==> v36 <==
==> flow/design.v (excerpt) <==
module mac_demo(input    clk, 
           input    reset, 
           input    ena,
   	   input    signed [16-1 : 0] k,
           input    signed [16-1 : 0] x,   
           output   signed [2 * 16 - 1 : 0] acc_out
          ) ;
           wire     signed [2 * 16 - 1 : 0] p ;
           wire     signed [2 * 16 - 1 : 0] acc_in ;
   multiplier  #(.width(16)) mult_0(.multiplicand(k),
                                          .multiplier(x),
                       			  .product(p)
                			  ) ;
   adder     #(.width(2*16)) add_0(.a(p),
                			 .b(acc_out),
                			 .sum(acc_in)
               				) ;
   accumulator  #(.width(2*16))  acc_0(.clk(clk),
                   			     .reset(reset),
                   			     .ena(ena),
                   			     .acc_in(acc_in),
                   			     .acc_out(acc_out)
                   			) ;
endmodule
Settings: LEC_CHECK=0, CAP_MARGIN=20, CORE_MARGIN=2, CORE_UTILIZATION=72, CTS_CLUSTER_DIAMETER=42, CTS_CLUSTER_SIZE=79, HOLD_SLACK_MARGIN=0.27, PLACE_DENSITY=0.35, SETUP_SLACK_MARGIN=1.02, SLEW_MARGIN=20, TNS_END_PERCENT=40; clock period 3.9 ns.
run.sh (not shown) runs the stock make flow with config.mk's settings and CLKGATE_MAP_FILE=.
==> v38 (differences from v36) <==
==> flow/config.mk (replaced) <==
export PLATFORM = sky130hd
export DESIGN_NAME = mac_demo
export DESIGN_NICKNAME = mac_demo
export VERILOG_FILES = /design/flow/design.v
export SDC_FILE = /design/flow/constraint.sdc
export NUM_CORES = 4
export LEC_CHECK = 0
export CAP_MARGIN = 30
export CORE_MARGIN = 2
export CORE_UTILIZATION = 72
export CTS_CLUSTER_DIAMETER = 25
export CTS_CLUSTER_SIZE = 79
export HOLD_SLACK_MARGIN = -0.1
export PLACE_DENSITY = 0.35
export SLEW_MARGIN = 20
export TNS_END_PERCENT = 40
==> flow/constraint.sdc (replaced) <==
create_clock -name core_clock -period 6.52 [get_ports {clk}]
set_input_delay 1.3040 -clock core_clock [delete_from_list [all_inputs] [get_ports {clk}]]
set_output_delay 1.3040 -clock core_clock [all_outputs]
set_load 0.01 [all_outputs]
==> v29 (differences from v36) <==
==> flow/config.mk (replaced) <==
export PLATFORM = sky130hd
export DESIGN_NAME = mac_demo
export DESIGN_NICKNAME = mac_demo
export VERILOG_FILES = /design/flow/design.v
export SDC_FILE = /design/flow/constraint.sdc
export NUM_CORES = 4
export LEC_CHECK = 0
export CAP_MARGIN = 20
export CORE_MARGIN = 2
export CORE_UTILIZATION = 72
export CTS_CLUSTER_SIZE = 28
export PLACE_DENSITY = 0.71
export SETUP_SLACK_MARGIN = 1.15
export SLEW_MARGIN = 20
==> flow/constraint.sdc (replaced) <==
create_clock -name core_clock -period 4.52 [get_ports {clk}]
set_input_delay 0.9040 -clock core_clock [delete_from_list [all_inputs] [get_ports {clk}]]
set_output_delay 0.9040 -clock core_clock [all_outputs]
set_load 0.01 [all_outputs]
==> insert_results.sql <==
-- implementation run metrics
INSERT INTO impl_metrics (metric_group, metric, value, unit) VALUES
('status', 'run_status', 'failed layout checks', ''),
('status', 'failed_checks', 'setup timing', ''),
('final_layout', 'layout.area.seq', '641', 'sq um'),
('final_timing', 'finalWorstSetupSlack', '-0.360', 'ns'),
('final_timing', 'setup_viol_count_final', '14', ''),
('detailed_routing', 'highest_layer', 'met4', ''),
('final_timing', 'fin_setup_tns', '-2.83', 'ns');
That was v38.
==> insert_results.sql <==
-- implementation run metrics
INSERT INTO impl_metrics (metric_group, metric, value, unit) VALUES
('status', 'run_status', 'failed layout checks', ''),
('status', 'failed_checks', 'setup timing', ''),
('grt', 'grt_start_max_net_pins', '24', ''),
('detailed_routing', 'highest_layer', 'met4', ''),
('critical_path', 'required', '4.09', 'ns'),
('final_timing', 'finalWorstSetupSlack', '-2.61', 'ns'),
('floorplan', 'n_tap_cell', '220', ''),
('critical_path', 'critPathTopFamily', 'adder cells', ''),
('final_timing', 'setup_viol_count_final', '28', ''),
('critical_path', 'endpoint_kind', 'register', '');
That was v36.
==> insert_results.sql <==
-- physical implementation figures
INSERT INTO impl_metrics (metric_group, metric, value, unit) VALUES
('clock_tree', 'htree_num_levels', '2', ''),
('status', 'first-error', '[ERROR DPL-0038] Utilization greater than 100%, impossible to legalize', ''),
('clock_tree', 'clock-sinks', '32', ''),
('status', 'stop_stage', '5_1_grt', ''),
('synth', 'synth-simple-area-share', '0.145', ''),
('synth', 'synth_dominant_cell_count', 'inv_1', ''),
('placed_design', 'portBuffers', '66', ''),
('status', 'run_status', 'stopped before the end', '');
That was v29.

* * *

==> harbor: inputs <==
==> flow/design.v <==
module multiplier  #(parameter width = 16)
   ( input    signed  [width-1 : 0] multiplicand,
     input    signed  [width-1 : 0] multiplier,   
     output   signed  [2 * width - 1 : 0] product
   ) ;
   assign  product = multiplicand * multiplier ;
endmodule
module  adder  #(parameter width = 32)  
		( input   signed [width-1 : 0] a ,
		  input   signed [width-1 : 0] b , 
		  output  signed [width-1 : 0] sum
		) ;
    assign   sum = a + b ;
endmodule
module accumulator #(parameter width = 32) 
	(input    clk,
     	 input    ena,
         input    reset,
         input	  signed [width - 1 : 0] acc_in,
   	 output   reg signed [width - 1 : 0] acc_out
	) ;
   always @(posedge clk) begin
      if (reset)  acc_out <= 0 ;
      else if (ena) acc_out <= acc_in ;
   end
endmodule
module mac_demo(input    clk, 
           input    reset, 
           input    ena,
   	   input    signed [16-1 : 0] k,
           input    signed [16-1 : 0] x,   
           output   signed [2 * 16 - 1 : 0] acc_out
          ) ;
           wire     signed [2 * 16 - 1 : 0] p ;
           wire     signed [2 * 16 - 1 : 0] acc_in ;
   multiplier  #(.width(16)) mult_0(.multiplicand(k),
                                          .multiplier(x),
                       			  .product(p)
                			  ) ;
   adder     #(.width(2*16)) add_0(.a(p),
                			 .b(acc_out),
                			 .sum(acc_in)
               				) ;
   accumulator  #(.width(2*16))  acc_0(.clk(clk),
                   			     .reset(reset),
                   			     .ena(ena),
                   			     .acc_in(acc_in),
                   			     .acc_out(acc_out)
                   			) ;
endmodule
==> flow/run.sh <==
#!/bin/bash
# the make line also repeats each setting of config.mk as NAME=value (left out here)
make -C /OpenROAD-flow-scripts/flow DESIGN_CONFIG=/design/flow/config.mk WORK_HOME=/design/flow/orfs CLKGATE_MAP_FILE= finish
==> flow/config.mk <==
export PLATFORM = sky130hd
export DESIGN_NAME = mac_demo
export DESIGN_NICKNAME = mac_demo
export VERILOG_FILES = /design/flow/design.v
export SDC_FILE = /design/flow/constraint.sdc
export NUM_CORES = 4
export LEC_CHECK = 0
export ABC_AREA = 1
export CAP_MARGIN = 20
export CELL_PAD_IN_SITES_DETAIL_PLACEMENT = 1
export CELL_PAD_IN_SITES_GLOBAL_PLACEMENT = 3
export CORE_ASPECT_RATIO = 1.03
export CORE_MARGIN = 3
export CORE_UTILIZATION = 40
export CTS_CLUSTER_SIZE = 18
export GPL_ROUTABILITY_DRIVEN = 0
export GPL_TIMING_DRIVEN = 0
export MIN_ROUTING_LAYER = met2
export SLEW_MARGIN = 25
==> flow/constraint.sdc <==
create_clock -name core_clock -period 4.82 [get_ports {clk}]
set_input_delay 0.9640 -clock core_clock [delete_from_list [all_inputs] [get_ports {clk}]]
set_output_delay 0.9640 -clock core_clock [all_outputs]
set_load 0.01 [all_outputs]
==> sierra (differences from harbor) <==
- ABC_AREA: 1 -> unset
- CELL_PAD_IN_SITES_DETAIL_PLACEMENT: 1 -> unset
- CELL_PAD_IN_SITES_GLOBAL_PLACEMENT: 3 -> unset
- CORE_ASPECT_RATIO: 1.03 -> unset
- CORE_MARGIN: 3 -> 2
- CORE_UTILIZATION: 40 -> 57
- CTS_CLUSTER_DIAMETER: unset -> 348
- CTS_CLUSTER_SIZE: 18 -> 98
- GPL_ROUTABILITY_DRIVEN: 0 -> unset
- GPL_TIMING_DRIVEN: 0 -> unset
- MIN_ROUTING_LAYER: met2 -> unset
- PLACE_DENSITY: unset -> 0.41
- SLEW_MARGIN: 25 -> 20
==> flow/constraint.sdc (replaced) <==
create_clock -name core_clock -period 3.91 [get_ports {clk}]
set_input_delay 0.7820 -clock core_clock [delete_from_list [all_inputs] [get_ports {clk}]]
set_output_delay 0.7820 -clock core_clock [all_outputs]
set_load 0.01 [all_outputs]
==> summary of the runs <==
- sierra completed and failed the layout checks on negative setup slack. harbor reached the layout checks and failed them: negative setup slack.
- Critical path depth: sierra is lower than harbor (3).
- Final cell count: harbor is higher than sierra (19%).
- Design area: sierra is lower than harbor (about 5%).
- Of harbor and sierra, harbor has the higher synthesized cell count (gap 29%, measured against sierra).
